==> flow/design.v <==
`timescale 1ns / 1ps
module cordic_sin(
    I_rst_n,         
    I_clk,           
    I_phase,         
    O_cos,           
    O_sin           
    );
    input wire I_rst_n;
    input wire I_clk;
    input wire [14 - 1: 0] I_phase;
    output reg [14 - 1: 0] O_cos ;
    output reg [14 - 1: 0] O_sin ;
    wire [14 - 1: 0] S_cos_0 = 14'd4477;
    wire [14 - 1: 0] S_sin_0 = 0;
    reg [14 - 1: 0] R_cos_1 ;
    reg [14 - 1: 0] R_sin_1 ;
    reg [14 - 1: 0] R_phs_1 ;
    reg [14 - 1: 0] R_cos_2 ;
    reg [14 - 1: 0] R_sin_2 ;
    reg [14 - 1: 0] R_phs_2 ;
    reg [14 - 1: 0] R_cos_3 ;
    reg [14 - 1: 0] R_sin_3 ;
    reg [14 - 1: 0] R_phs_3 ;
    reg [14 - 1: 0] R_cos_4 ;
    reg [14 - 1: 0] R_sin_4 ;
    reg [14 - 1: 0] R_phs_4 ;
    reg [14 - 1: 0] R_cos_5 ;
    reg [14 - 1: 0] R_sin_5 ;
    reg [14 - 1: 0] R_phs_5 ;
    reg [14 - 1: 0] R_cos_6 ;
    reg [14 - 1: 0] R_sin_6 ;
    reg [14 - 1: 0] R_phs_6 ;
    reg [14 - 1: 0] R_cos_7 ;
    reg [14 - 1: 0] R_sin_7 ;
    reg [14 - 1: 0] R_phs_7 ;
    reg [14 - 1: 0] R_cos_8 ;
    reg [14 - 1: 0] R_sin_8 ;
    reg [14 - 1: 0] R_phs_8 ;
    reg [14 - 1: 0] R_cos_9 ;
    reg [14 - 1: 0] R_sin_9 ;
    reg [14 - 1: 0] R_phs_9 ;
    reg [14 - 1: 0] R_cos_10 ;
    reg [14 - 1: 0] R_sin_10 ;
    reg [14 - 1: 0] R_phs_10 ;
    reg [14 - 1: 0] R_cos_11 ;
    reg [14 - 1: 0] R_sin_11 ;
    reg [14 - 1: 0] R_phs_11 ;
    reg [14 - 1: 0] R_cos_12 ;
    reg [14 - 1: 0] R_sin_12 ;
    reg [14 - 1: 0] R_phs_12 ;
    always@(posedge I_clk)
    begin
        if (I_rst_n == 1'b0) begin
            R_cos_1 <= 0;
            R_sin_1 <= 0;
            R_phs_1 <= 0;  
        end
        else begin
            if (I_phase[14 - 1] == 1'b0) begin
                R_cos_1 <= S_cos_0;
                R_sin_1 <= S_sin_0 + S_cos_0;
                R_phs_1 <= I_phase - 14'd1024;
            end
            else begin
                R_cos_1 <= S_cos_0;          
                R_sin_1 <= S_sin_0 - S_cos_0;          
                R_phs_1 <= I_phase + 14'd1024;
            end
        end
    end
    always@(posedge I_clk)                           
    begin                                            
        if (I_rst_n == 1'b0) begin                   
            R_cos_2 <= 0;                            
            R_sin_2 <= 0;                            
            R_phs_2 <= 0;                            
        end                                          
        else begin                                   
            if (R_phs_1[14 - 1] == 1'b0) begin
                R_cos_2 <= R_cos_1 - {R_sin_1[14-1],R_sin_1[14 - 1:1]};                
                R_sin_2 <= R_sin_1 + {R_cos_1[14-1],R_cos_1[14 - 1:1]};                   
                R_phs_2 <= R_phs_1 - 14'd605;        
            end                                      
            else begin                               
                R_cos_2 <= R_cos_1 + {R_sin_1[14-1],R_sin_1[14 - 1:1]};             
                R_sin_2 <= R_sin_1 - {R_cos_1[14-1],R_cos_1[14 - 1:1]};                   
                R_phs_2 <= R_phs_1 + 14'd605;        
            end                                      
        end                                          
    end
    always@(posedge I_clk)                                                           
    begin                                                                            
        if (I_rst_n == 1'b0) begin                                                   
            R_cos_3 <= 0;                                                            
            R_sin_3 <= 0;                                                            
            R_phs_3 <= 0;                                                            
        end                                                                          
        else begin                                                                   
            if (R_phs_2[14 - 1] == 1'b0) begin                                
                R_cos_3 <= R_cos_2 - {R_sin_2[14-1],R_sin_2[14-1],R_sin_2[14 - 1:2]};
                R_sin_3 <= R_sin_2 + {R_cos_2[14-1],R_cos_2[14-1],R_cos_2[14 - 1:2]};
                R_phs_3 <= R_phs_2 - 14'd319;                                        
            end                                                                      
            else begin                                                               
                R_cos_3 <= R_cos_2 + {R_sin_2[14-1],R_sin_2[14-1],R_sin_2[14 - 1:2]};
                R_sin_3 <= R_sin_2 - {R_cos_2[14-1],R_cos_2[14-1],R_cos_2[14 - 1:2]};
                R_phs_3 <= R_phs_2 + 14'd319;                                        
            end                                                                      
        end                                                                          
    end
    always@(posedge I_clk)                                                                                
    begin                                                                                                 
        if (I_rst_n == 1'b0) begin                                                                        
            R_cos_4 <= 0;                                                                                 
            R_sin_4 <= 0;                                                                                 
            R_phs_4 <= 0;                                                                                 
        end                                                                                               
        else begin                                                                                        
            if (R_phs_3[14 - 1] == 1'b0) begin                                                     
                R_cos_4 <= R_cos_3 - {R_sin_3[14-1],R_sin_3[14-1],R_sin_3[14-1],R_sin_3[14 - 1:3]};
                R_sin_4 <= R_sin_3 + {R_cos_3[14-1],R_cos_3[14-1],R_cos_3[14-1],R_cos_3[14 - 1:3]};
                R_phs_4 <= R_phs_3 - 14'd162;                                                             
            end                                                                                           
            else begin                                                                                    
                R_cos_4 <= R_cos_3 + {R_sin_3[14-1],R_sin_3[14-1],R_sin_3[14-1],R_sin_3[14 - 1:3]};
                R_sin_4 <= R_sin_3 - {R_cos_3[14-1],R_cos_3[14-1],R_cos_3[14-1],R_cos_3[14 - 1:3]};
                R_phs_4 <= R_phs_3 + 14'd162;                                                             
            end                                                                                           
        end                                                                                               
    end
    always@(posedge I_clk)                                                                                                     
    begin                                                                                                                      
        if (I_rst_n == 1'b0) begin                                                                                             
            R_cos_5 <= 0;                                                                                                      
            R_sin_5 <= 0;                                                                                                      
            R_phs_5 <= 0;                                                                                                      
        end                                                                                                                    
        else begin                                                                                                             
            if (R_phs_4[14 - 1] == 1'b0) begin                                                                          
                R_cos_5 <= R_cos_4 - {R_sin_4[14-1],R_sin_4[14-1],R_sin_4[14-1],R_sin_4[14-1],R_sin_4[14 - 1:4]};
                R_sin_5 <= R_sin_4 + {R_cos_4[14-1],R_cos_4[14-1],R_cos_4[14-1],R_cos_4[14-1],R_cos_4[14 - 1:4]};
                R_phs_5 <= R_phs_4 - 14'd81;                                                                                  
            end                                                                                                                
            else begin                                                                                                         
                R_cos_5 <= R_cos_4 + {R_sin_4[14-1],R_sin_4[14-1],R_sin_4[14-1],R_sin_4[14-1],R_sin_4[14 - 1:4]};
                R_sin_5 <= R_sin_4 - {R_cos_4[14-1],R_cos_4[14-1],R_cos_4[14-1],R_cos_4[14-1],R_cos_4[14 - 1:4]};
                R_phs_5 <= R_phs_4 + 14'd81;                                                                                  
            end                                                                                                                
        end                                                                                                                    
    end
    always@(posedge I_clk)                                                                                                                          
    begin                                                                                                                                           
        if (I_rst_n == 1'b0) begin                                                                                                                  
            R_cos_6 <= 0;                                                                                                                           
            R_sin_6 <= 0;                                                                                                                           
            R_phs_6 <= 0;                                                                                                                           
        end                                                                                                                                         
        else begin                                                                                                                                  
            if (R_phs_5[14 - 1] == 1'b0) begin                                                                                               
                R_cos_6 <= R_cos_5 - {R_sin_5[14-1],R_sin_5[14-1],R_sin_5[14-1],R_sin_5[14-1],R_sin_5[14-1],R_sin_5[14 - 1:5]};
                R_sin_6 <= R_sin_5 + {R_cos_5[14-1],R_cos_5[14-1],R_cos_5[14-1],R_cos_5[14-1],R_cos_5[14-1],R_cos_5[14 - 1:5]};
                R_phs_6 <= R_phs_5 - 14'd41;                                                                                                       
            end                                                                                                                                     
            else begin                                                                                                                              
                R_cos_6 <= R_cos_5 + {R_sin_5[14-1],R_sin_5[14-1],R_sin_5[14-1],R_sin_5[14-1],R_sin_5[14-1],R_sin_5[14 - 1:5]};
                R_sin_6 <= R_sin_5 - {R_cos_5[14-1],R_cos_5[14-1],R_cos_5[14-1],R_cos_5[14-1],R_cos_5[14-1],R_cos_5[14 - 1:5]};
                R_phs_6 <= R_phs_5 + 14'd41;                                                                                                       
            end                                                                                                                                     
        end                                                                                                                                         
    end
    always@(posedge I_clk)                                                                                                                                                
    begin                                                                                                                                                                 
        if (I_rst_n == 1'b0) begin                                                                                                                                        
            R_cos_7 <= 0;                                                                                                                                                 
            R_sin_7 <= 0;                                                                                                                                                 
            R_phs_7 <= 0;                                                                                                                                                 
        end                                                                                                                                                               
        else begin                                                                                                                                                        
            if (R_phs_6[14 - 1] == 1'b0) begin                                                                                                                     
                R_cos_7 <= R_cos_6 - {R_sin_6[14-1],R_sin_6[14-1],R_sin_6[14-1],R_sin_6[14-1],R_sin_6[14-1],R_sin_6[14-1],R_sin_6[14 - 1:6]}; 
                R_sin_7 <= R_sin_6 + {R_cos_6[14-1],R_cos_6[14-1],R_cos_6[14-1],R_cos_6[14-1],R_cos_6[14-1],R_cos_6[14-1],R_cos_6[14 - 1:6]}; 
                R_phs_7 <= R_phs_6 - 14'd20;                                                                                                                             
            end                                                                                                                                                           
            else begin                                                                                                                                                    
                R_cos_7 <= R_cos_6 + {R_sin_6[14-1],R_sin_6[14-1],R_sin_6[14-1],R_sin_6[14-1],R_sin_6[14-1],R_sin_6[14-1],R_sin_6[14 - 1:6]}; 
                R_sin_7 <= R_sin_6 - {R_cos_6[14-1],R_cos_6[14-1],R_cos_6[14-1],R_cos_6[14-1],R_cos_6[14-1],R_cos_6[14-1],R_cos_6[14 - 1:6]}; 
                R_phs_7 <= R_phs_6 + 14'd20;                                                                                                                             
            end                                                                                                                                                           
        end                                                                                                                                                               
    end                                                                                                                                                                   
    always@(posedge I_clk)                                                                                                                                                                    
    begin                                                                                                                                                                                     
        if (I_rst_n == 1'b0) begin                                                                                                                                                            
            R_cos_8 <= 0;                                                                                                                                                                     
            R_sin_8 <= 0;                                                                                                                                                                     
            R_phs_8 <= 0;                                                                                                                                                                     
        end                                                                                                                                                                                   
        else begin                                                                                                                                                                            
            if (R_phs_7[14 - 1] == 1'b0) begin                                                                                                                                         
                R_cos_8 <= R_cos_7 - {R_sin_7[14-1],R_sin_7[14-1],R_sin_7[14-1],R_sin_7[14-1],R_sin_7[14-1],R_sin_7[14-1],R_sin_7[14-1],R_sin_7[14 - 1:7]};
                R_sin_8 <= R_sin_7 + {R_cos_7[14-1],R_cos_7[14-1],R_cos_7[14-1],R_cos_7[14-1],R_cos_7[14-1],R_cos_7[14-1],R_cos_7[14-1],R_cos_7[14 - 1:7]};
                R_phs_8 <= R_phs_7 - 14'd10;                                                                                                                                                 
            end                                                                                                                                                                               
            else begin                                                                                                                                                                        
                R_cos_8 <= R_cos_7 + {R_sin_7[14-1],R_sin_7[14-1],R_sin_7[14-1],R_sin_7[14-1],R_sin_7[14-1],R_sin_7[14-1],R_sin_7[14-1],R_sin_7[14 - 1:7]};
                R_sin_8 <= R_sin_7 - {R_cos_7[14-1],R_cos_7[14-1],R_cos_7[14-1],R_cos_7[14-1],R_cos_7[14-1],R_cos_7[14-1],R_cos_7[14-1],R_cos_7[14 - 1:7]};
                R_phs_8 <= R_phs_7 + 14'd10;                                                                                                                                                 
            end                                                                                                                                                                               
        end                                                                                                                                                                                   
    end 
    always@(posedge I_clk)                                                                                                                                                                                                     
    begin                                                                                                                                                                                                                      
        if (I_rst_n == 1'b0) begin                                                                                                                                                                                             
            R_cos_9 <= 0;                                                                                                                                                                                                      
            R_sin_9 <= 0;                                                                                                                                                                                                      
            R_phs_9 <= 0;                                                                                                                                                                                                      
        end                                                                                                                                                                                                                    
        else begin                                                                                                                                                                                                             
            if (R_phs_8[14 - 1] == 1'b0) begin                                                                                                                                                                          
                R_cos_9 <= R_cos_8 - {R_sin_8[14-1],R_sin_8[14-1],R_sin_8[14-1],R_sin_8[14-1],R_sin_8[14-1],R_sin_8[14-1],R_sin_8[14-1],R_sin_8[14-1],R_sin_8[14 - 1:8]};            
                R_sin_9 <= R_sin_8 + {R_cos_8[14-1],R_cos_8[14-1],R_cos_8[14-1],R_cos_8[14-1],R_cos_8[14-1],R_cos_8[14-1],R_cos_8[14-1],R_cos_8[14-1],R_cos_8[14 - 1:8]};            
                R_phs_9 <= R_phs_8 - 14'd5;                                                                                                                                                                                  
            end                                                                                                                                                                                                                
            else begin                                                                                                                                                                                                         
                R_cos_9 <= R_cos_8 + {R_sin_8[14-1],R_sin_8[14-1],R_sin_8[14-1],R_sin_8[14-1],R_sin_8[14-1],R_sin_8[14-1],R_sin_8[14-1],R_sin_8[14-1],R_sin_8[14 - 1:8]};             
                R_sin_9 <= R_sin_8 - {R_cos_8[14-1],R_cos_8[14-1],R_cos_8[14-1],R_cos_8[14-1],R_cos_8[14-1],R_cos_8[14-1],R_cos_8[14-1],R_cos_8[14-1],R_cos_8[14 - 1:8]};             
                R_phs_9 <= R_phs_8 + 14'd5;                                                                                                                                                                                  
            end                                                                                                                                                                                                                
        end                                                                                                                                                                                                                    
    end
    always@(posedge I_clk)                                                                                                                                                                                                                       
    begin                                                                                                                                                                                                                                        
        if (I_rst_n == 1'b0) begin                                                                                                                                                                                                               
            R_cos_10 <= 0;                                                                                                                                                                                                                        
            R_sin_10 <= 0;                                                                                                                                                                                                                        
            R_phs_10 <= 0;                                                                                                                                                                                                                        
        end                                                                                                                                                                                                                                      
        else begin                                                                                                                                                                                                                               
            if (R_phs_9[14 - 1] == 1'b0) begin                                                                                                                                                                                            
                R_cos_10 <= R_cos_9 - {R_sin_9[14-1],R_sin_9[14-1],R_sin_9[14-1],R_sin_9[14-1],R_sin_9[14-1],R_sin_9[14-1],R_sin_9[14-1],R_sin_9[14-1],R_sin_9[14-1],R_sin_9[14 - 1:9]};         
                R_sin_10 <= R_sin_9 + {R_cos_9[14-1],R_cos_9[14-1],R_cos_9[14-1],R_cos_9[14-1],R_cos_9[14-1],R_cos_9[14-1],R_cos_9[14-1],R_cos_9[14-1],R_cos_9[14-1],R_cos_9[14 - 1:9]};         
                R_phs_10 <= R_phs_9 - 14'd3;                                                                                                                                                                                                    
            end                                                                                                                                                                                                                                  
            else begin                                                                                                                                                                                                                           
                R_cos_10 <= R_cos_9 + {R_sin_9[14-1],R_sin_9[14-1],R_sin_9[14-1],R_sin_9[14-1],R_sin_9[14-1],R_sin_9[14-1],R_sin_9[14-1],R_sin_9[14-1],R_sin_9[14-1],R_sin_9[14 - 1:9]};          
                R_sin_10 <= R_sin_9 - {R_cos_9[14-1],R_cos_9[14-1],R_cos_9[14-1],R_cos_9[14-1],R_cos_9[14-1],R_cos_9[14-1],R_cos_9[14-1],R_cos_9[14-1],R_cos_9[14-1],R_cos_9[14 - 1:9]};          
                R_phs_10 <= R_phs_9 + 14'd3;                                                                                                                                                                                                    
            end                                                                                                                                                                                                                                  
        end                                                                                                                                                                                                                                      
    end                                                                                                                                                                                                                                                        
    always@(posedge I_clk)                                                                                                                                                                                                                                     
    begin                                                                                                                                                                                                                                                      
        if (I_rst_n == 1'b0) begin                                                                                                                                                                                                                             
            R_cos_11 <= 0;                                                                                                                                                                                                                                     
            R_sin_11 <= 0;                                                                                                                                                                                                                                     
            R_phs_11 <= 0;                                                                                                                                                                                                                                     
        end                                                                                                                                                                                                                                                    
        else begin                                                                                                                                                                                                                                             
            if (R_phs_10[14 - 1] == 1'b0) begin                                                                                                                                                                                                          
                R_cos_11 <= R_cos_10 - {R_sin_10[14-1],R_sin_10[14-1],R_sin_10[14-1],R_sin_10[14-1],R_sin_10[14-1],R_sin_10[14-1],R_sin_10[14-1],R_sin_10[14-1],R_sin_10[14-1],R_sin_10[14-1],R_sin_10[14 - 1:10]}; 
                R_sin_11 <= R_sin_10 + {R_cos_10[14-1],R_cos_10[14-1],R_cos_10[14-1],R_cos_10[14-1],R_cos_10[14-1],R_cos_10[14-1],R_cos_10[14-1],R_cos_10[14-1],R_cos_10[14-1],R_cos_10[14-1],R_cos_10[14 - 1:10]}; 
                R_phs_11 <= R_phs_10 - 14'd1;                                                                                                                                                                                                                
            end                                                                                                                                                                                                                                                
            else begin                                                                                                                                                                                                                                         
                R_cos_11 <= R_cos_10 + {R_sin_10[14-1],R_sin_10[14-1],R_sin_10[14-1],R_sin_10[14-1],R_sin_10[14-1],R_sin_10[14-1],R_sin_10[14-1],R_sin_10[14-1],R_sin_10[14-1],R_sin_10[14-1],R_sin_10[14 - 1:10]};
                R_sin_11 <= R_sin_10 - {R_cos_10[14-1],R_cos_10[14-1],R_cos_10[14-1],R_cos_10[14-1],R_cos_10[14-1],R_cos_10[14-1],R_cos_10[14-1],R_cos_10[14-1],R_cos_10[14-1],R_cos_10[14-1],R_cos_10[14 - 1:10]};
                R_phs_11 <= R_phs_10 + 14'd1;                                                                                                                                                                                                                
            end                                                                                                                                                                                                                                                
        end                                                                                                                                                                                                                                                    
    end                                                                                                                                                                                                                                                                                                                                                          
    always@(posedge I_clk)                                                                                                                                                                                                                                     
    begin                                                                                                                                                                                                                                                      
        if (I_rst_n == 1'b0) begin                                                                                                                                                                                                                             
            R_cos_12 <= 0;                                                                                                                                                                                                                                     
            R_sin_12 <= 0;                                                                                                                                                                                                                                     
            R_phs_12 <= 0;                                                                                                                                                                                                                                     
        end                                                                                                                                                                                                                                                    
        else begin                                                                                                                                                                                                                                             
            if (R_phs_11[14 - 1] == 1'b0) begin                                                                                                                                                                                                          
                R_cos_12 <= R_cos_11 - {R_sin_11[14-1],R_sin_11[14-1],R_sin_11[14-1],R_sin_11[14-1],R_sin_11[14-1],R_sin_11[14-1],R_sin_11[14-1],R_sin_11[14-1],R_sin_11[14-1],R_sin_11[14-1],R_sin_11[14-1],R_sin_11[14 - 1:11]}; 
                R_sin_12 <= R_sin_11 + {R_cos_11[14-1],R_cos_11[14-1],R_cos_11[14-1],R_cos_11[14-1],R_cos_11[14-1],R_cos_11[14-1],R_cos_11[14-1],R_cos_11[14-1],R_cos_11[14-1],R_cos_11[14-1],R_cos_11[14-1],R_cos_11[14 - 1:11]}; 
                R_phs_12 <= R_phs_11 - 14'd1;                                                                                                                                                                                                                
            end                                                                                                                                                                                                                                                
            else begin                                                                                                                                                                                                                                         
                R_cos_12 <= R_cos_11 + {R_sin_11[14-1],R_sin_11[14-1],R_sin_11[14-1],R_sin_11[14-1],R_sin_11[14-1],R_sin_11[14-1],R_sin_11[14-1],R_sin_11[14-1],R_sin_11[14-1],R_sin_11[14-1],R_sin_11[14-1],R_sin_11[14 - 1:11]};
                R_sin_12 <= R_sin_11 - {R_cos_11[14-1],R_cos_11[14-1],R_cos_11[14-1],R_cos_11[14-1],R_cos_11[14-1],R_cos_11[14-1],R_cos_11[14-1],R_cos_11[14-1],R_cos_11[14-1],R_cos_11[14-1],R_cos_11[14-1],R_cos_11[14 - 1:11]};
                R_phs_12 <= R_phs_11 + 14'd1;                                                                                                                                                                                                                
            end                                                                                                                                                                                                                                                
        end                                                                                                                                                                                                                                                    
    end
    always@(posedge I_clk)                                                                                                                                                                                                                                     
    begin                                                                                                                                                                                                                                                      
        if (I_rst_n == 1'b0) begin                                                                                                                                                                                                                             
            O_cos <= 0;                                                                                                                                                                                                                                     
            O_sin <= 0;                                                                                                                                                                                                                                                                                                                                                                                                                                                                         
        end                                                                                                                                                                                                                                                    
        else begin                                                                                                                                                                                                                                             
            if (R_phs_12[14 - 1] == 1'b0) begin                                                                                                                                                                                                          
                O_cos <= R_cos_12 - {R_sin_12[14-1],R_sin_12[14-1],R_sin_12[14-1],R_sin_12[14-1],R_sin_12[14-1],R_sin_12[14-1],R_sin_12[14-1],R_sin_12[14-1],R_sin_12[14-1],R_sin_12[14-1],R_sin_12[14-1],R_sin_12[14-1],R_sin_12[14 - 1:12]}; 
                O_sin <= R_sin_12 + {R_cos_12[14-1],R_cos_12[14-1],R_cos_12[14-1],R_cos_12[14-1],R_cos_12[14-1],R_cos_12[14-1],R_cos_12[14-1],R_cos_12[14-1],R_cos_12[14-1],R_cos_12[14-1],R_cos_12[14-1],R_cos_12[14-1],R_cos_12[14 - 1:12]};                                                                                                                                                                                                             
            end                                                                                                                                                                                                                                                
            else begin                                                                                                                                                                                                                                         
                O_cos <= R_cos_12 + {R_sin_12[14-1],R_sin_12[14-1],R_sin_12[14-1],R_sin_12[14-1],R_sin_12[14-1],R_sin_12[14-1],R_sin_12[14-1],R_sin_12[14-1],R_sin_12[14-1],R_sin_12[14-1],R_sin_12[14-1],R_sin_12[14-1],R_sin_12[14 - 1:12]};
                O_sin <= R_sin_12 - {R_cos_12[14-1],R_cos_12[14-1],R_cos_12[14-1],R_cos_12[14-1],R_cos_12[14-1],R_cos_12[14-1],R_cos_12[14-1],R_cos_12[14-1],R_cos_12[14-1],R_cos_12[14-1],R_cos_12[14-1],R_cos_12[14-1],R_cos_12[14 - 1:12]};                                                                                                                                                                                                          
            end                                                                                                                                                                                                                                                
        end                                                                                                                                                                                                                                                    
    end
endmodule
`timescale 1ns / 1ps
module cordic_native(
    I_rst_n,                 
    I_clk,                   
    I_init_phase,            
    I_change_phase,           
    I_inc_phase,             
    O_cos,                   
    O_sin                    
    );
    input wire I_rst_n;
    input wire I_clk;
    input wire [14 - 1: 0] I_init_phase;
    input wire I_change_phase;
    input wire [14 - 1: 0] I_inc_phase;
    output reg [14 - 1: 0] O_cos;
    output reg [14 - 1: 0] O_sin;
    reg [14 - 1: 0] R_current_phase ;
    wire [14 - 1: 0] S_cos;
    wire [14 - 1: 0] S_sin;
    parameter DIR_FWD = 1'b0;
    parameter DIR_BAK = 1'b1;
    reg R_phase_dir ;
    reg R_cos_dir ;
    parameter MAX_PHASE = 14'd2047;
    parameter MIN_PHASE = -14'd2048;
    wire S_reach_top;  
    assign S_reach_top = (R_current_phase[14 - 1]==0)&&(R_current_phase + I_inc_phase > MAX_PHASE);
    wire S_reach_bottom;  
    assign S_reach_bottom = (R_current_phase[14 - 1]==1)&&(R_current_phase - I_inc_phase < MIN_PHASE);
    always@(posedge I_clk)
    begin
        if (I_rst_n == 0) R_phase_dir <= DIR_FWD;
        else begin
            if (R_phase_dir == DIR_FWD)
                if (S_reach_top) R_phase_dir <= DIR_BAK;
                else R_phase_dir <= DIR_FWD;
            else  
            begin
                if (S_reach_bottom) R_phase_dir <= DIR_FWD;
                else R_phase_dir <= DIR_BAK;
            end
        end
    end
    always @(posedge I_clk)
    begin
        if (I_rst_n == 0) R_current_phase <= I_init_phase;
        else if (I_change_phase == 1'b1) R_current_phase <= I_init_phase;
        else 
            case(R_phase_dir)
            DIR_FWD: if (S_reach_top) R_current_phase <= MAX_PHASE - (R_current_phase + I_inc_phase - MAX_PHASE);
                     else R_current_phase <= R_current_phase + I_inc_phase;
            DIR_BAK: if (S_reach_bottom) R_current_phase <= MIN_PHASE + (R_current_phase - I_inc_phase - MIN_PHASE);
                     else R_current_phase <= R_current_phase - I_inc_phase;
            endcase
    end 
    cordic_sin cordic_sin_inst(
       .I_rst_n(I_rst_n),         
       .I_clk(I_clk),           
       .I_phase(R_current_phase),         
       .O_cos(S_cos),           
       .O_sin(S_sin)           
       );
   reg [13-1:0] R_dir_delay ;
   always @(posedge I_clk)
   begin
       R_dir_delay[0] <= R_phase_dir;
       R_dir_delay[1] <= R_dir_delay[0];
       R_dir_delay[2] <= R_dir_delay[1];
       R_dir_delay[3] <= R_dir_delay[2];
       R_dir_delay[4] <= R_dir_delay[3];
       R_dir_delay[5] <= R_dir_delay[4];
       R_dir_delay[6] <= R_dir_delay[5];
       R_dir_delay[7] <= R_dir_delay[6];
       R_dir_delay[8] <= R_dir_delay[7];
       R_dir_delay[9] <= R_dir_delay[8];
       R_dir_delay[10] <= R_dir_delay[9];
       R_dir_delay[11] <= R_dir_delay[10];
       R_dir_delay[12] <= R_dir_delay[11];
       R_cos_dir <= R_dir_delay[12];
   end
   always @(posedge I_clk)
   begin
       O_sin <= S_sin;
       if (R_cos_dir == DIR_FWD) O_cos <= S_cos;
       else O_cos <= -S_cos;
   end
endmodule
==> flow/run.sh <==
#!/bin/bash
# the make line also repeats each setting of config.mk as NAME=value (left out here)
make -C /OpenROAD-flow-scripts/flow DESIGN_CONFIG=/design/flow/config.mk WORK_HOME=/design/flow/orfs CLKGATE_MAP_FILE= finish
==> flow/config.mk <==
export PLATFORM = sky130hd
export DESIGN_NAME = cordic_native
export DESIGN_NICKNAME = cordic_native
export VERILOG_FILES = /design/flow/design.v
export SDC_FILE = /design/flow/constraint.sdc
export NUM_CORES = 4
export LEC_CHECK = 0
export CAP_MARGIN = 5
export CORE_MARGIN = 2
export CORE_UTILIZATION = 68
export CTS_CLUSTER_DIAMETER = 363
export CTS_CLUSTER_SIZE = 33
export HOLD_SLACK_MARGIN = -0.09
export SLEW_MARGIN = 20
==> flow/constraint.sdc <==
create_clock -name core_clock -period 4.22 [get_ports {I_clk}]
set_input_delay 0.8440 -clock core_clock [delete_from_list [all_inputs] [get_ports {I_clk}]]
set_output_delay 0.8440 -clock core_clock [all_outputs]
set_load 0.01 [all_outputs]
==> results of run 1 <==
through the flow:
| step | cells | instance area, µm² |
|---|---|---|
| 6_report | 4924 | 38000 |
| 3_5_place_dp | 4902 | 37400 |
| 2_1_floorplan | 4224 | 36100 |
| 3_3_place_gp | 4902 | 37400 |
| 4_1_cts | 4924 | 38000 |
| 5_1_grt | 4924 | 38000 |
routing by layer:
| layer | vias to the layer above | GRT usage |
|---|---|---|
| met2 | 357 | 0.458 |
| li1 | 14628 | - |
| met1 | 12890 | 0.368 |
| met5 | - | 0 |
| met3 | 92 | 0.0233 |
| met4 | 0 | 0.0601 |
cell type report:
cell class              count  area share
clock buffers              21      0.0138
clock inverters             1    0.000297
inverters                 276      0.0275
multi-input cells        3293       0.622
flip-flops and latches    551       0.290
well taps                 688      0.0227
repair buffers             94      0.0230
==> flow_summary.ini, run 1 <==
; generated from flow reports
[run_status]
status = finished clean

[setup_path]
critical_path_buf_inv_count = 3
rr_worst_depth = 13
path_depth = 14
timing.critical_path.slowest_stage_cell = clkdlybuf4s50_1
critPathLaunchType = input pin
cp_common_cell = a21oi_1
cp-endpoint = R_current_phase[11]
worstPathArrival_ns = 4.15
cp_slowest_stage_delay_ns = 0.48
worstSetupEndpointType = register
rr_startpoint = cordic_sin_inst.R_sin_5[5]
cp_top_family = AND-OR/OR-AND gates
timing.rr.end = cordic_sin_inst.R_cos_6[12]
worst-path-max-fanout = 10
cp.required_ns = 4.76
cp-startpoint = I_inc_phase[0]
crit_chain = clkdlybuf4s50_1 > ha_1 > inv_1 > fa_1 > o21ba_2 > o211a_1 > o21ai_0 > a21oi_1 > or3_4 > a31oi_2 > buf_4 > a21oi_1 > o311ai_1 > o21a_1
crit_type = input pin to register
rrSetupSlack_ns = 0.67

[detailed_routing]
dr_wl_met2_um = 34200
via_count = 27967
drtIter0Drc = 1459
routedWlPerCell_um = 15.1
routed-wl-met3_um = 2270
first_pass_iters = 5
antenna-diode-count = 0
drc = 0
final_antenna_net_count = 0
wl_um = 74400
wl_met1_um = 36400
viasPerCell = 5.68
highest_layer = met4

[hold_path]
holdPathEnd = O_sin[12]
holdPathStages = 0
hp-start = cordic_sin_inst.O_sin[12]
min_path_type = register to register

[clock_tree]
clk_pin_slew_worst_paths_ns = 0.12
hold_buffers = 0
cts_resized = 0
htreeDepth = 1
clock.latency.late_pin_ns = 0.58
cts_root_buf = clkbuf_16
cts_tree = yes
cts.sinks = 551
clock_path_buffers = 3
numCtsBuffers = 20
post-cts-setup-buffers = 0

[sta]
fmax_mhz = 277
final.setup.tns_ns = 0
tightest_slew_ns = 0.813
hold_viol_final = 0
period_minus_slack_ns = 3.61
fin_skew_ns = 0.0124
fin_crit_sh = 0.856
hold_ws_ns = 0.339
slew_violations = 0
grt_setup_unrepaired = no
finalSetupViolCount = 0
fin_ws_ns = 0.606
slew_headroom = 0.458

[synthesis]
async_flop_share = 0
ys_top_logic_family = adder cells
synthTopCellsByCount = 592 x nor2_1, 551 x dfxtp_1, 498 x ha_1, 350 x a21oi_1, 301 x xnor2_1
yosysSeqAreaShare = 0.306
yosys-stat-cells = 4224
simple_gate_area_frac = 0.162
ys_sh_aoi = 0.169
yosysWarnings = 2
flop_cell = dfxtp_1
top_cell_area_share = 0.306
top_cell = nor2_1
synth_area_leader_cell = dfxtp_1
fp_nets = 4792
synthCells = 4224
adder_share = 0.194
synth.area.top_cells = dfxtp_1 31%, ha_1 17%, xnor2_1 7.3%
ys_sh_xor = 0.113
ys_area_um2 = 36100
syn_avg_cell_area_um2 = 8.55
muxShareOfSynthArea = 0.0166
ys.flops = 551
synth_area_um2 = 36100
edf_count = 0
synth_cell_type_count = 73

[placement]
dp_hpwl_um = 58900
port_buffers = 58
pre_cts_slack_ns = 0.0498
place_congestion = 0.916

[die]
die_w_um = 234
fp_util = 0.687
dieArea_um2 = 54900
rows = 84
ios = 59
core_area_um2 = 52600
fp.dieH_um = 234

[global_routing]
grt_overflow = 0
grt_pass1_wl_um = 123000
grt_antenna_before_repair = 0
grt_usage = 0.268
grt_pass1_vias = 25847
grt_max_degree = 100

[run]
maxCapViolCount = 0
warning_count = 51

[cells_and_area]
logic_area_um2 = 23600
regArea_um2 = 11000
finalNetCount = 4804
num-fill-cells = 4305
area_growth_pct = 5.21
post-route-util = 0.723
==> run 2: changes to the inputs <==
- CAP_MARGIN: 5 -> 20
- CORE_UTILIZATION: 68 -> 67
- CTS_CLUSTER_DIAMETER: 363 -> not set
- CTS_CLUSTER_SIZE: 33 -> 35
- HOLD_SLACK_MARGIN: -0.09 -> not set
- clock period: 4.22 -> 3.44 ns (I/O delays scaled with it)
==> flow_summary.ini, run 2 <==
; generated from flow reports
[placement]
postPlaceCellArea_um2 = 38200
dp_hpwl_um = 60400
port_buffers = 58
numPlacedInstances = 5013
place_congestion = 0.949

[die]
dieArea_um2 = 55700
rows = 85
fp.dieH_um = 236
die_w_um = 236
core_area_um2 = 53500
ios = 59
fp_util = 0.675

[synthesis]
fp_nets = 4792
muxShareOfSynthArea = 0.0166
adder_share = 0.194
simple_gate_area_frac = 0.162
async_flop_share = 0
yosysWarnings = 2
syn_avg_cell_area_um2 = 8.55
ys.flops = 551
ys_sh_xor = 0.113
yosys-stat-cells = 4224
ys_area_um2 = 36100
top_cell_area_share = 0.306
top_cell = nor2_1
ys_sh_aoi = 0.169
synthCells = 4224
synth_cell_type_count = 73
yosysSeqAreaShare = 0.306
synth_area_leader_cell = dfxtp_1
synth.area.top_cells = dfxtp_1 31%, ha_1 17%, xnor2_1 7.3%
edf_count = 0
synth_area_um2 = 36100
synthTopCellsByCount = 592 x nor2_1, 551 x dfxtp_1, 498 x ha_1, 350 x a21oi_1, 301 x xnor2_1
flop_cell = dfxtp_1
ys_top_logic_family = adder cells

[detailed_routing]
viasPerCell = 5.64
drtIter0Drc = 1405
first_pass_iters = 5
drc = 0
via_count = 28908
wl_um = 79300
routedWlPerCell_um = 15.5
final_antenna_net_count = 0

[global_routing]
grt_max_degree = 74
met3_usage = 0.0362
grt_pass1_wl_um = 133000
grt_usage = 0.282
grtUsageMet2 = 0.483
grt_overflow = 0
busiest_layer = met2
grt_pass1_vias = 27852
grt_antenna_before_repair = 0
grtUsageMet1 = 0.370

[setup_path]
crit_chain = inv_1 > ha_1 > mux2_2 > ha_1 > a21o_1 > a21oi_1 > nor2b_1 > o21a_1 > o22ai_1 > o21ai_0 > o41ai_2 > o21ai_0 > mux2_2
crit_type = register to register
rr_worst_depth = 13
rrSetupSlack_ns = 0.16
path_depth = 13
timing.critical_path.slowest_stage_cell = dfxtp_1
cp_slowest_stage_delay_ns = 0.42
rr_startpoint = cordic_sin_inst.R_sin_5[6]
critical_path_buf_inv_count = 1
cp_top_family = AND-OR/OR-AND gates
worstSetupEndpointType = register
timing.rr.end = cordic_sin_inst.R_cos_6[13]
worstPathArrival_ns = 3.78
critPathLaunchType = register
cp-endpoint = cordic_sin_inst.R_cos_6[13]
worst-path-max-fanout = 5
cp.required_ns = 3.94
cp-startpoint = cordic_sin_inst.R_sin_5[6]

[hold_path]
holdPathEnd = R_dir_delay[10]
holdPathStages = 0
hp-start = R_dir_delay[9]
min_path_type = register to register

[run_status]
status = finished clean

[run]
warning_count = 51
maxCapViolCount = 0

[clock_tree]
clock_path_buffers = 3
numCtsBuffers = 59
htreeDepth = 2
clock.latency.late_pin_ns = 0.64
cts.sinks = 551
clk_pin_slew_worst_paths_ns = 0.06
hold_buffers = 0
cts_tree = yes
cts_root_buf = clkbuf_16

[sta]
fin_skew_ns = 0.0254
period_minus_slack_ns = 3.28
hold_viol_final = 0
slew_headroom = 0.481
hold_ws_ns = 0.315
fin_crit_sh = 0.954
fmax_mhz = 305
slew_violations = 0
tightest_slew_ns = 0.779
finalSetupViolCount = 0

[cells_and_area]
area_growth_pct = 12.6
regArea_um2 = 11000
num-fill-cells = 4117
finalNetCount = 4947
fin_area_um2 = 40700
logic_area_um2 = 23900
final_cells = 5127
[run 2: metrics by stage]
stage | setup slack (ns) | utilization | setup TNS [ns]
after floorplan | 0.144 | - | 0
after global placement | -0.539 | 0.714 | -5.77
after detailed placement | -0.610 | 0.714 | -6.54
after CTS | 0.00538 | 0.755 | 0
after global routing | -0.0350 | 0.760 | -0.0350
final | 0.157 | 0.760 | 0
[run 2: layout make-up]
| class | instances | share of cell area |
|---|---|---|
| repair buffers | 198 | 0.0404 |
| inverters | 276 | 0.0257 |
| well taps | 696 | 0.0214 |
| clock buffers | 75 | 0.0410 |
| multi-input cells | 3293 | 0.587 |
| diodes | 1 | 0.0000616 |
| clock inverters | 37 | 0.0132 |
| flip-flops and latches | 551 | 0.271 |
[run 2: repair_timing]
item | 4_1_cts | 5_1_grt
setup endpoints to repair | 0 | 60
buffers inserted | 0 | 1
endpoints found under the hold margin | 0 | 0
gates resized | 0 | 58
[run 2: routing by layer]
metal	routed length, µm	share of wire
met1	37400	0.47
met2	37400	0.47
met3	2430	0.031
met4	2080	0.026
met5	0	0
==> run 3: changes to the inputs <==
- CAP_MARGIN: 20 -> 0
- CORE_UTILIZATION: 67 -> 72
- CTS_CLUSTER_SIZE: 35 -> 90
- PLACE_DENSITY_LB_ADDON: not set -> 0.2
- SETUP_SLACK_MARGIN: not set -> 0.97
- clock period: 3.44 -> 3.32 ns (I/O delays scaled with it)
==> flow_summary.ini, run 3 <==
; physical design summary
[run_status]
status = did not finish
failed_stage = global routing
firstError = [ERROR GRT-0116] Global routing finished with congestion. Check the congestion regions in the DRC Viewer.

[synthesis]
yosysWarnings = 2
muxShareOfSynthArea = 0.0166
ys.flops = 551
synthCells = 4224
syn_avg_cell_area_um2 = 8.55
top_cell = nor2_1
synthTopCellsByCount = 592 x nor2_1, 551 x dfxtp_1, 498 x ha_1, 350 x a21oi_1, 301 x xnor2_1
ys_area_um2 = 36100
yosysSeqAreaShare = 0.306
flop_cell = dfxtp_1
ys_sh_xor = 0.113
edf_count = 0
synth_area_leader_cell = dfxtp_1
async_flop_share = 0
synth_area_um2 = 36100
ys_top_logic_family = adder cells
yosys-stat-cells = 4224
synth_cell_type_count = 73
adder_share = 0.194
ys_sh_aoi = 0.169
simple_gate_area_frac = 0.162
top_cell_area_share = 0.306
synth.area.top_cells = dfxtp_1 31%, ha_1 17%, xnor2_1 7.3%
fp_nets = 4792

[die]
ios = 59
die_w_um = 228
fp_util = 0.724
fp.dieH_um = 228
rows = 82
core_area_um2 = 49900
dieArea_um2 = 51900

[clock_tree]
numCtsBuffers = 57
clock_path_buffers = 3
cts.sinks = 551
htreeDepth = 2
hold_buffers = 0
cts_root_buf = clkbuf_16

[global_routing]
grt_overflow = 17
grt_usage = 0.748

[placement]
dp_hpwl_um = 62400
place_congestion = 0.895
port_buffers = 58
postPlaceCellArea_um2 = 39500
numPlacedInstances = 4943
## run 3: repair_timing
item	4_1_cts
cloned	7
setup endpoints to repair	262
pin swaps	520
gates resized	576
buffers inserted	474
## run 3: metal layers
metal  track usage  GRT overflow
met1         0.717             1
met4         0.806             9
met3         0.568             2
met2         0.948             5
met5         0.228             0
## run 3: metrics by stage
step	setup WS [ns]	setup TNS [ns]
after floorplan	0.276	0
after global placement	-0.455	-5.12
after detailed placement	-0.534	-5.89
after CTS	0.355	0
==> run 4: changes to the inputs <==
- CAP_MARGIN: 0 -> 10
- CORE_ASPECT_RATIO: not set -> 1.12
- CTS_CLUSTER_DIAMETER: not set -> 313
- CTS_CLUSTER_SIZE: 90 -> 15
- MAX_ROUTING_LAYER: not set -> met5
- SETUP_SLACK_MARGIN: 0.97 -> not set
- TNS_END_PERCENT: not set -> 25
- clock period: 3.32 -> 2.97 ns (I/O delays scaled with it)
==> flow_summary.ini, run 4 <==
; generated from flow reports
[run_status]
status = failed layout checks
so.violations = negative setup slack

[setup_path]
rrSetupSlack_ns = -0.18
timing.rr.end = cordic_sin_inst.R_sin_12[10]
crit_type = register to register
rr_worst_depth = 17
timing.critical_path.slowest_stage_cell = a211oi_2
cp.required_ns = 3.43
cp_slowest_stage_delay_ns = 0.37
rr_startpoint = cordic_sin_inst.R_cos_11[12]
cp_top_family = AND-OR/OR-AND gates
crit_chain = inv_2 > ha_4 > inv_2 > ha_4 > inv_2 > o21ai_2 > ha_1 > buf_6 > a21o_1 > a21oi_2 > o21bai_1 > a21oi_2 > o21bai_2 > a211oi_2 > o21bai_1 > xnor2_1 > nor2_1
critical_path_buf_inv_count = 4
cp_common_cell = inv_2
worstSetupEndpointType = register
worst-path-max-fanout = 2
critPathLaunchType = register
worstPathArrival_ns = 3.60
cp-endpoint = cordic_sin_inst.R_sin_12[10]
cp-startpoint = cordic_sin_inst.R_cos_11[12]
path_depth = 17

[sta]
slew_headroom = 0.350
slew_violations = 0
fmax_mhz = 318
finalSetupViolCount = 13
hold_viol_final = 0
tightest_slew_ns = 0.976
grt_setup_unrepaired = yes
period_minus_slack_ns = 3.15
fin_ws_ns = -0.177
fin_skew_ns = 0.0261
hold_ws_ns = 0.327
fin_crit_sh = 1.06

[global_routing]
grt_usage = 0.331
grt_pass1_wl_um = 142000
grt_overflow = 0
grtUsageMet1 = 0.328
grt_antenna_before_repair = 2
grt_max_degree = 150
grtUsageMet2 = 0.656
grt_pass1_vias = 30959
busiest_layer = met2
met3_usage = 0.0391

[synthesis]
ys_sh_xor = 0.113
muxShareOfSynthArea = 0.0166
ys.flops = 551
adder_share = 0.194
async_flop_share = 0
flop_cell = dfxtp_1
synthCells = 4224
synth.area.top_cells = dfxtp_1 31%, ha_1 17%, xnor2_1 7.3%
edf_count = 0
synthTopCellsByCount = 592 x nor2_1, 551 x dfxtp_1, 498 x ha_1, 350 x a21oi_1, 301 x xnor2_1
ys_top_logic_family = adder cells
yosysSeqAreaShare = 0.306
yosys-stat-cells = 4224
ys_area_um2 = 36100
top_cell_area_share = 0.306
synth_area_um2 = 36100
synth_area_leader_cell = dfxtp_1
fp_nets = 4792
yosysWarnings = 2
syn_avg_cell_area_um2 = 8.55
top_cell = nor2_1
synth_cell_type_count = 73
ys_sh_aoi = 0.169
simple_gate_area_frac = 0.162

[cells_and_area]
area_growth_pct = 18.3
final_cells = 5272
post-route-util = 0.865
finalNetCount = 5179
num-fill-cells = 2667

[detailed_routing]
drtIter0Drc = 2064
wl_um = 94300
viasPerCell = 6.01
routedWlPerCell_um = 17.9
antenna-diode-count = 0
via_count = 31694
first_pass_iters = 5
drc = 0
final_antenna_net_count = 0

[clock_tree]
clock.latency.late_pin_ns = 0.60
hold_buffers = 0
numCtsBuffers = 42
clk_pin_slew_worst_paths_ns = 0.07
cts.sinks = 551
cts_tree = yes
cts_root_buf = clkbuf_16
htreeDepth = 2
clock_path_buffers = 3

[die]
fp.dieH_um = 241
dieArea_um2 = 51900
die_w_um = 216
fp_util = 0.731
rows = 86
core_area_um2 = 49400
ios = 59

[placement]
dp_hpwl_um = 65500
port_buffers = 58
numPlacedInstances = 5194
pre_cts_slack_ns = -0.931
place_congestion = 0.951

[hold_path]
holdPathEnd = R_dir_delay[10]
min_path_type = register to register
hp-start = R_dir_delay[9]
holdPathStages = 0

[run]
maxCapViolCount = 0
warning_count = 56
run 4: metal layers:
layer	up-vias	routed length, µm
met4	4	6800
met2	1035	49400
li1	15359	-
met3	436	4120
met5	-	28
met1	14860	34000
run 4: timing repair:
| item | in CTS | in global routing |
|---|---|---|
| endpoints found under the hold margin | 0 | 0 |
| pin swaps | 37 | 127 |
| cloned | 0 | 0 |
| gates resized | 120 | 271 |
| buffers inserted | 11 | 23 |
| setup endpoints to repair | 84 | 136 |
run 4: cell type report:
| type | instances | area, µm² | share of cell area |
|---|---|---|---|
| Multi-Input combinational cell | 3293 | 25000 | 0.585 |
| Clock inverter | 2 | 38.8 | 0.000908 |
| Tap cell | 660 | 826 | 0.0193 |
| Sequential cell | 551 | 11100 | 0.259 |
| Timing Repair Buffer | 447 | 3650 | 0.0855 |
| Inverter | 276 | 1060 | 0.0248 |
| Clock buffer | 43 | 1080 | 0.0252 |
run 4: per-stage QoR:
stage,TNS (ns),instance area [µm²]
CTS,-0.0835,41600
floorplan,-0.403,36200
global route,-6.04,42700
detailed placement,-15.29,40000
global placement,-10.41,40000
finish,-0.682,42700
==> run 5: changes to the inputs <==
- CAP_MARGIN: 10 -> 20
- CORE_ASPECT_RATIO: 1.12 -> not set
- CORE_UTILIZATION: 72 -> 58
- CTS_CLUSTER_DIAMETER: 313 -> not set
- CTS_CLUSTER_SIZE: 15 -> 33
- MAX_ROUTING_LAYER: met5 -> not set
- PLACE_DENSITY_LB_ADDON: 0.2 -> not set
- TNS_END_PERCENT: 25 -> not set
- clock period: 2.97 -> 2.55 ns (I/O delays scaled with it)
==> flow_summary.ini, run 5 <==
; generated from flow reports
[detailed_routing]
drtIter0Drc = 1798
viasPerCell = 5.56
antenna-diode-count = 0
via_count = 34208
drc = 0
routedWlPerCell_um = 17.6
wl_um = 108000
final_antenna_net_count = 0
first_pass_iters = 7

[sta]
fin_crit_sh = 1.18
fin_ws_ns = -0.451
slew_violations = 0
period_minus_slack_ns = 3.00
slew_headroom = 0.607
finalSetupViolCount = 135
tightest_slew_ns = 0.589
fmax_mhz = 333
hold_viol_final = 0
fin_skew_ns = 0.0162
grt_setup_unrepaired = yes

[synthesis]
async_flop_share = 0
yosysWarnings = 2
edf_count = 0
fp_nets = 4792
synthTopCellsByCount = 592 x nor2_1, 551 x dfxtp_1, 498 x ha_1, 350 x a21oi_1, 301 x xnor2_1
ys_top_logic_family = adder cells
synth.area.top_cells = dfxtp_1 31%, ha_1 17%, xnor2_1 7.3%
yosysSeqAreaShare = 0.306
simple_gate_area_frac = 0.162
ys_sh_aoi = 0.169
yosys-stat-cells = 4224
adder_share = 0.194
flop_cell = dfxtp_1
ys_area_um2 = 36100
top_cell_area_share = 0.306
ys_sh_xor = 0.113
muxShareOfSynthArea = 0.0166
synth_area_um2 = 36100
synth_area_leader_cell = dfxtp_1
synth_cell_type_count = 73
syn_avg_cell_area_um2 = 8.55
ys.flops = 551
synthCells = 4224
top_cell = nor2_1

[die]
core_area_um2 = 61600
die_w_um = 253
dieArea_um2 = 64200
fp_util = 0.586
rows = 91
ios = 59
fp.dieH_um = 253

[setup_path]
cp.required_ns = 3.06
critical_path_buf_inv_count = 2
critPathLaunchType = register
cp_top_family = AND-OR/OR-AND gates
crit_type = register to register
worstPathArrival_ns = 3.51
path_depth = 14
cp-endpoint = cordic_sin_inst.R_cos_4[10]
timing.rr.end = cordic_sin_inst.R_cos_4[10]
timing.critical_path.slowest_stage_cell = fa_2
cp-startpoint = cordic_sin_inst.R_sin_3[3]
rr_startpoint = cordic_sin_inst.R_sin_3[3]
rr_worst_depth = 14
cp_slowest_stage_delay_ns = 0.36
worstSetupEndpointType = register
crit_chain = inv_2 > ha_4 > mux2_4 > buf_6 > fa_2 > a21o_1 > a21oi_2 > o21bai_1 > a21oi_2 > o21ai_2 > a211oi_4 > o21bai_1 > xnor2_1 > nor2_1
worst-path-max-fanout = 3
rrSetupSlack_ns = -0.45

[run_status]
so.violations = negative setup slack
status = failed layout checks

[placement]
port_buffers = 58
postPlaceCellArea_um2 = 44500
place_congestion = 0.882
dp_hpwl_um = 68800

[clock_tree]
cts_tree = yes
hold_buffers = 0
cts_root_buf = clkbuf_16
numCtsBuffers = 60
clock_path_buffers = 3
clk_pin_slew_worst_paths_ns = 0.06
cts.sinks = 551
htreeDepth = 2
clock.latency.late_pin_ns = 0.64

[global_routing]
busiest_layer = met2
grt_overflow = 0
grt_usage = 0.296
grt_pass1_vias = 33300
grt_pass1_wl_um = 157000
grt_max_degree = 75
grt_antenna_before_repair = 2
met3_usage = 0.0415
grtUsageMet1 = 0.338
grtUsageMet2 = 0.554

[cells_and_area]
fin_area_um2 = 52500
finalNetCount = 5840
area_growth_pct = 45.5
post-route-util = 0.853

[hold_path]
holdPathStages = 0
holdPathEnd = R_dir_delay[7]
min_path_type = register to register
hp-start = R_dir_delay[6]

[run]
maxCapViolCount = 0
warning_count = 55
==> run 5: routing by layer <==
layer / vias up / routed length, µm
li1: 16757 / -
met1: 16272 / 42800
met2: 855 / 56500
met3: 322 / 4510
met4: 2 / 4650
met5: - / 12
==> run 5: cell type report <==
class	count	area (µm²)
multi-input cells	3293	28400
fillers	3491	9070
flip-flops and latches	551	11200
clock buffers	80	1630
inverters	276	1100
well taps	837	1050
repair buffers	1090	8800
clock inverters	29	442
==> run 5: per-stage QoR <==
stage | TNS, ns | hold WS (ns) | setup WS [ns] | instances
2_1_floorplan | -4.67 | 0.310 | -0.360 | 4224
3_3_place_gp | -34.57 | 0.310 | -1.02 | 5799
3_5_place_dp | -39.42 | 0.312 | -1.07 | 5799
4_1_cts | -13.46 | 0.311 | -0.332 | 6084
5_1_grt | -38.06 | 0.322 | -0.527 | 6156
6_report | -21.56 | 0.319 | -0.451 | 6156
==> run 5: repair_timing <==
action / CTS / global route
endpoints found under the setup margin: 179 / 228
resized: 419 / 567
setup buffers: 185 / 114
cloned: 0 / 1
pin swaps: 366 / 499
==> run 6: changes to the inputs <==
- ABC_AREA: not set -> 1
- CAP_MARGIN: 20 -> 0
- CORE_UTILIZATION: 58 -> 72
- CTS_CLUSTER_SIZE: 33 -> not set
- SETUP_SLACK_MARGIN: not set -> 0.65
- clock period: 2.55 -> 2.28 ns (I/O delays scaled with it)
==> flow_summary.ini, run 6 <==
; physical design summary
[run_status]
status = did not finish
failed_stage = clock tree synthesis
firstError = [ERROR DPL-0038] Utilization greater than 100%, impossible to legalize

[placement]
place_congestion = 0.975
postPlaceCellArea_um2 = 46900
dp_hpwl_um = 90700
port_buffers = 58
pre_cts_slack_ns = -0.806

[synthesis]
synth_area_leader_cell = dfxtp_1
syn_avg_cell_area_um2 = 7.23
async_flop_share = 0
top_cell = nand2_1
ys_sh_xor = 0.0348
top_cell_area_share = 0.294
edf_count = 0
synth_area_um2 = 37500
adder_share = 0.187
synth.area.top_cells = dfxtp_1 29%, ha_1 17%, a21oi_1 11%
ys_sh_aoi = 0.224
yosys-stat-cells = 5180
synth_cell_type_count = 52
synthTopCellsByCount = 856 x nand2_1, 806 x a21oi_1, 693 x inv_1, 551 x dfxtp_1, 524 x o21ai_0
ys.flops = 551
muxShareOfSynthArea = 0
ys_area_um2 = 37500
ys_top_logic_family = AND-OR/OR-AND gates
fp_nets = 5748
synthCells = 5180
simple_gate_area_frac = 0.178
yosysSeqAreaShare = 0.294
yosysWarnings = 2
flop_cell = dfxtp_1

[die]
ios = 59
core_area_um2 = 51400
rows = 83
die_w_um = 232
dieArea_um2 = 53900
fp_util = 0.729
fp.dieH_um = 232
-- run 6: metrics by stage --
stage	std cells	hold slack [ns]	TNS, ns
after floorplan	5180	0.310	-0.545
after global placement	6537	0.310	-16.38
after detailed placement	6537	0.315	-31.83
==> run 7: changes to the inputs <==
- ABC_AREA: 1 -> not set
- CAP_MARGIN: 0 -> 20
- CELL_PAD_IN_SITES_DETAIL_PLACEMENT: not set -> 1
- CELL_PAD_IN_SITES_GLOBAL_PLACEMENT: not set -> 2
- CORE_ASPECT_RATIO: not set -> 1.21
- CORE_MARGIN: 2 -> 3
- CORE_UTILIZATION: 72 -> 63
- CTS_CLUSTER_DIAMETER: not set -> 68
- GPL_ROUTABILITY_DRIVEN: not set -> 0
- GPL_TIMING_DRIVEN: not set -> 0
- MAX_ROUTING_LAYER: not set -> met5
- PLACE_DENSITY_LB_ADDON: not set -> 0.08
- SETUP_SLACK_MARGIN: 0.65 -> -0.13
- SLEW_MARGIN: 20 -> 35
- clock period: 2.28 -> 3.33 ns (I/O delays scaled with it)
==> flow_summary.ini, run 7 <==
; physical design summary
[die]
rows = 95
die_w_um = 224
core_area_um2 = 56100
dieArea_um2 = 60200
fp.dieH_um = 269
fp_util = 0.643

[synthesis]
top_cell_area_share = 0.306
ys_top_logic_family = adder cells
ys_sh_aoi = 0.169
edf_count = 0
async_flop_share = 0
ys_area_um2 = 36100
muxShareOfSynthArea = 0.0166
adder_share = 0.194
yosysWarnings = 2
simple_gate_area_frac = 0.162
syn_avg_cell_area_um2 = 8.55
ys_sh_xor = 0.113
yosys-stat-cells = 4224
flop_cell = dfxtp_1
top_cell = nor2_1
synth.area.top_cells = dfxtp_1 31%, ha_1 17%, xnor2_1 7.3%
fp_nets = 4792
synthCells = 4224
synth_area_um2 = 36100
synth_cell_type_count = 73
yosysSeqAreaShare = 0.306
ys.flops = 551
synth_area_leader_cell = dfxtp_1
synthTopCellsByCount = 592 x nor2_1, 551 x dfxtp_1, 498 x ha_1, 350 x a21oi_1, 301 x xnor2_1

[run_status]
firstError = [ERROR FLW-0024] Place density exceeds 1.0 (current PLACE_DENSITY_LB_ADDON =  0.08). Please check if the value of  PLACE_DENSITY_LB_ADDON is between 0 and 0.99.
failed_stage = global placement without I/O
status = did not finish
==> run 8: changes to the inputs <==
- CELL_PAD_IN_SITES_DETAIL_PLACEMENT: 1 -> not set
- CELL_PAD_IN_SITES_GLOBAL_PLACEMENT: 2 -> not set
- CORE_ASPECT_RATIO: 1.21 -> not set
- CORE_MARGIN: 3 -> 2
- CORE_UTILIZATION: 63 -> 72
- CTS_CLUSTER_DIAMETER: 68 -> 66
- GPL_ROUTABILITY_DRIVEN: 0 -> not set
- GPL_TIMING_DRIVEN: 0 -> not set
- MAX_ROUTING_LAYER: met5 -> not set
- PLACE_DENSITY: not set -> 0.36
- PLACE_DENSITY_LB_ADDON: 0.08 -> not set
- SETUP_SLACK_MARGIN: -0.13 -> 0.63
- SLEW_MARGIN: 35 -> 20
- clock period: 3.33 -> 3.45 ns (I/O delays scaled with it)
==> flow_summary.ini, run 8 <==
; generated from flow reports
[run_status]
status = finished clean

[clock_tree]
cts.sinks = 551
htreeDepth = 2
clk_pin_slew_worst_paths_ns = 0.07
numCtsBuffers = 57
clock_path_buffers = 3
hold_buffers = 0
clock.latency.late_pin_ns = 0.63
cts_tree = yes
cts_root_buf = clkbuf_16

[cells_and_area]
num-fill-cells = 2117
regArea_um2 = 11200
area_growth_pct = 25.1
post-route-util = 0.906
finalNetCount = 5157
logic_area_um2 = 26700
final_cells = 5307

[hold_path]
hp-start = R_dir_delay[12]
holdPathEnd = R_cos_dir
holdPathStages = 0
min_path_type = register to register

[global_routing]
grt_pass1_vias = 31385
grt_pass1_wl_um = 149000
grt_usage = 0.341
grt_overflow = 0
grt_max_degree = 144
grt_antenna_before_repair = 0

[detailed_routing]
final_antenna_net_count = 0
wl_um = 115000
antenna-diode-count = 0
drc = 0
routedWlPerCell_um = 21.7
viasPerCell = 6.53
via_count = 34638
first_pass_iters = 12
drtIter0Drc = 3059

[sta]
hold_ws_ns = 0.321
slew_headroom = 0.299
grt_setup_unrepaired = yes
period_minus_slack_ns = 3.16
fmax_mhz = 317
fin_crit_sh = 0.915
tightest_slew_ns = 1.05
hold_viol_final = 0
final.setup.tns_ns = 0
fin_skew_ns = 0.0164
finalSetupViolCount = 0
slew_violations = 0

[setup_path]
rr_startpoint = cordic_sin_inst.R_cos_2[2]
cp_slowest_stage_delay_ns = 0.51
cp-startpoint = cordic_sin_inst.R_cos_2[2]
path_depth = 11
timing.critical_path.slowest_stage_cell = a21boi_0
crit_chain = buf_4 > nor3_4 > nor2_1 > xnor2_1 > ha_1 > a21boi_0 > o21ai_2 > a211oi_4 > nor3_4 > or3_1 > a21oi_2
rrSetupSlack_ns = 0.29
worstPathArrival_ns = 3.72
critPathLaunchType = register
cp-endpoint = cordic_sin_inst.R_sin_3[11]
worstSetupEndpointType = register
worst-path-max-fanout = 3
cp_top_family = AND-OR/OR-AND gates
crit_type = register to register
cp.required_ns = 4.01
critical_path_buf_inv_count = 1
cp_common_cell = nor3_4
rr_worst_depth = 11
timing.rr.end = cordic_sin_inst.R_sin_3[11]

[placement]
place_congestion = 0.910
port_buffers = 58
dp_hpwl_um = 60500
numPlacedInstances = 4958

[synthesis]
yosys-stat-cells = 4224
muxShareOfSynthArea = 0.0166
synthCells = 4224
synth_area_leader_cell = dfxtp_1
simple_gate_area_frac = 0.162
yosysSeqAreaShare = 0.306
flop_cell = dfxtp_1
ys_top_logic_family = adder cells
ys_area_um2 = 36100
synthTopCellsByCount = 592 x nor2_1, 551 x dfxtp_1, 498 x ha_1, 350 x a21oi_1, 301 x xnor2_1
synth_cell_type_count = 73
async_flop_share = 0
top_cell = nor2_1
fp_nets = 4792
top_cell_area_share = 0.306
syn_avg_cell_area_um2 = 8.55
ys_sh_aoi = 0.169
ys.flops = 551
adder_share = 0.194
yosysWarnings = 2
edf_count = 0
ys_sh_xor = 0.113
synth.area.top_cells = dfxtp_1 31%, ha_1 17%, xnor2_1 7.3%
synth_area_um2 = 36100

[die]
dieArea_um2 = 51900
fp_util = 0.724
ios = 59
fp.dieH_um = 228
core_area_um2 = 49900
die_w_um = 228
rows = 82

[run]
warning_count = 56
maxCapViolCount = 0
## run 8: per-stage QoR
step | instance area (µm²) | worst slack [ns]
2_1_floorplan | 36400 | 0.384
3_5_place_dp | 38200 | -0.309
4_1_cts | 42300 | 0.508
3_3_place_gp | 38200 | -0.270
5_1_grt | 45200 | 0.243
6_report | 45200 | 0.293
## run 8: final cells by class
cell class / count / share of cell area
multi-input cells: 3293 / 0.590
flip-flops and latches: 551 / 0.248
repair buffers: 410 / 0.0768
clock buffers: 84 / 0.0378
inverters: 276 / 0.0242
well taps: 672 / 0.0186
clock inverters: 21 / 0.00438
## run 8: metal layers
layer | wire length, µm | track usage
met1 | 39600 | 0.378
met2 | 56500 | 0.635
met3 | 8410 | 0.0414
met4 | 10500 | 0.182
met5 | 0 | 0
## run 8: repair_timing
item,in CTS,in global routing
pin swaps,180,375
cloned,2,0
setup buffers,119,123
endpoints found under the setup margin,163,178
resized,353,468
==> run 9: changes to the inputs <==
- CORE_UTILIZATION: 72 -> 31
- CTS_CLUSTER_DIAMETER: 66 -> not set
- PLACE_DENSITY: 0.36 -> not set
- SETUP_SLACK_MARGIN: 0.63 -> not set
- clock period: 3.45 -> 5.67 ns (I/O delays scaled with it)
==> flow_summary.ini, run 9 <==
; generated from flow reports
[run_status]
status = finished clean

[placement]
port_buffers = 58
place_congestion = 0.847
dp_hpwl_um = 60100
pre_cts_slack_ns = 1.02
postPlaceCellArea_um2 = 38300
numPlacedInstances = 5714

[clock_tree]
numCtsBuffers = 66
cts.sinks = 551
htreeDepth = 3
cts_root_buf = clkbuf_16
hold_buffers = 0
post-cts-setup-buffers = 0
clock.latency.late_pin_ns = 0.62
clock_path_buffers = 3
cts_resized = 0
clk_pin_slew_worst_paths_ns = 0.06
cts_tree = yes

[run]
maxCapViolCount = 0
warning_count = 55

[synthesis]
synth_area_um2 = 36100
yosysWarnings = 2
adder_share = 0.194
edf_count = 0
synth_area_leader_cell = dfxtp_1
fp_nets = 4792
syn_avg_cell_area_um2 = 8.55
async_flop_share = 0
ys_top_logic_family = adder cells
synthCells = 4224
top_cell = nor2_1
synth.area.top_cells = dfxtp_1 31%, ha_1 17%, xnor2_1 7.3%
muxShareOfSynthArea = 0.0166
yosys-stat-cells = 4224
ys_sh_aoi = 0.169
synthTopCellsByCount = 592 x nor2_1, 551 x dfxtp_1, 498 x ha_1, 350 x a21oi_1, 301 x xnor2_1
ys.flops = 551
flop_cell = dfxtp_1
synth_cell_type_count = 73
simple_gate_area_frac = 0.162
yosysSeqAreaShare = 0.306
ys_sh_xor = 0.113
top_cell_area_share = 0.306
ys_area_um2 = 36100

[global_routing]
grt_overflow = 0
grt_max_degree = 137
grt_pass1_vias = 26768
grt_pass1_wl_um = 129000
grt_usage = 0.128
grt_antenna_before_repair = 0

[setup_path]
worstPathArrival_ns = 4.58
cp-startpoint = I_inc_phase[1]
critical_path_buf_inv_count = 3
path_depth = 13
crit_chain = clkdlybuf4s50_1 > inv_1 > fa_1 > o21ba_2 > o211a_1 > o21ai_0 > a21oi_1 > or3_4 > a31oi_2 > buf_4 > mux2_1 > mux2_2 > o21ai_1
rrSetupSlack_ns = 1.80
timing.rr.end = cordic_sin_inst.R_cos_4[13]
rr_worst_depth = 11
cp.required_ns = 6.20
critPathLaunchType = input pin
cp_slowest_stage_delay_ns = 0.55
worst-path-max-fanout = 11
timing.critical_path.slowest_stage_cell = clkdlybuf4s50_1
cp_top_family = AND-OR/OR-AND gates
worstSetupEndpointType = register
rr_startpoint = cordic_sin_inst.R_phs_3[13]
cp-endpoint = R_current_phase[1]
crit_type = input pin to register

[detailed_routing]
highest_layer = met4
routed-wl-met3_um = 1980
drtIter0Drc = 1213
wl_met1_um = 36200
antenna-diode-count = 0
via_count = 27769
final_antenna_net_count = 0
dr_wl_met2_um = 36400
first_pass_iters = 5
viasPerCell = 4.77
wl_um = 77400
drc = 0
routedWlPerCell_um = 13.3

[sta]
fmax_mhz = 247
fin_skew_ns = 0.0448
fin_crit_sh = 0.713
slew_violations = 0
hold_viol_final = 0
tightest_slew_ns = 1.10
grt_setup_unrepaired = no
final.setup.tns_ns = 0
slew_headroom = 0.267
fin_ws_ns = 1.63
period_minus_slack_ns = 4.04
finalSetupViolCount = 0

[die]
ios = 59
dieArea_um2 = 119000
core_area_um2 = 116000
die_w_um = 345
rows = 125
fp_util = 0.311
fp.dieH_um = 345

[hold_path]
hp-start = R_dir_delay[5]
holdPathEnd = R_dir_delay[6]
min_path_type = register to register
holdPathStages = 0

[cells_and_area]
regArea_um2 = 11000
area_growth_pct = 12.4
fin_area_um2 = 40600
final_cells = 5827
finalNetCount = 4826
logic_area_um2 = 23600
num-fill-cells = 11906
run 9: area by class of cell:
class | count | area share
clock buffers | 95 | 0.0481
repair buffers | 70 | 0.0171
clock inverters | 18 | 0.00808
flip-flops and latches | 551 | 0.272
well taps | 1524 | 0.0470
inverters | 276 | 0.0257
multi-input cells | 3293 | 0.582
run 9: per-stage QoR:
step | util | hold WS [ns]
floorplan | - | 0.310
global placement | 0.331 | 0.310
detailed placement | 0.331 | 0.312
CTS | 0.350 | 0.326
global route | 0.350 | 0.327
finish | 0.350 | 0.325
run 9: metal layers:
| layer | track usage | vias to the layer above |
|---|---|---|
| li1 | - | 14718 |
| met1 | 0.160 | 12634 |
| met2 | 0.224 | 284 |
| met3 | 0.0171 | 133 |
| met4 | 0.0491 | 0 |
| met5 | 0 | - |
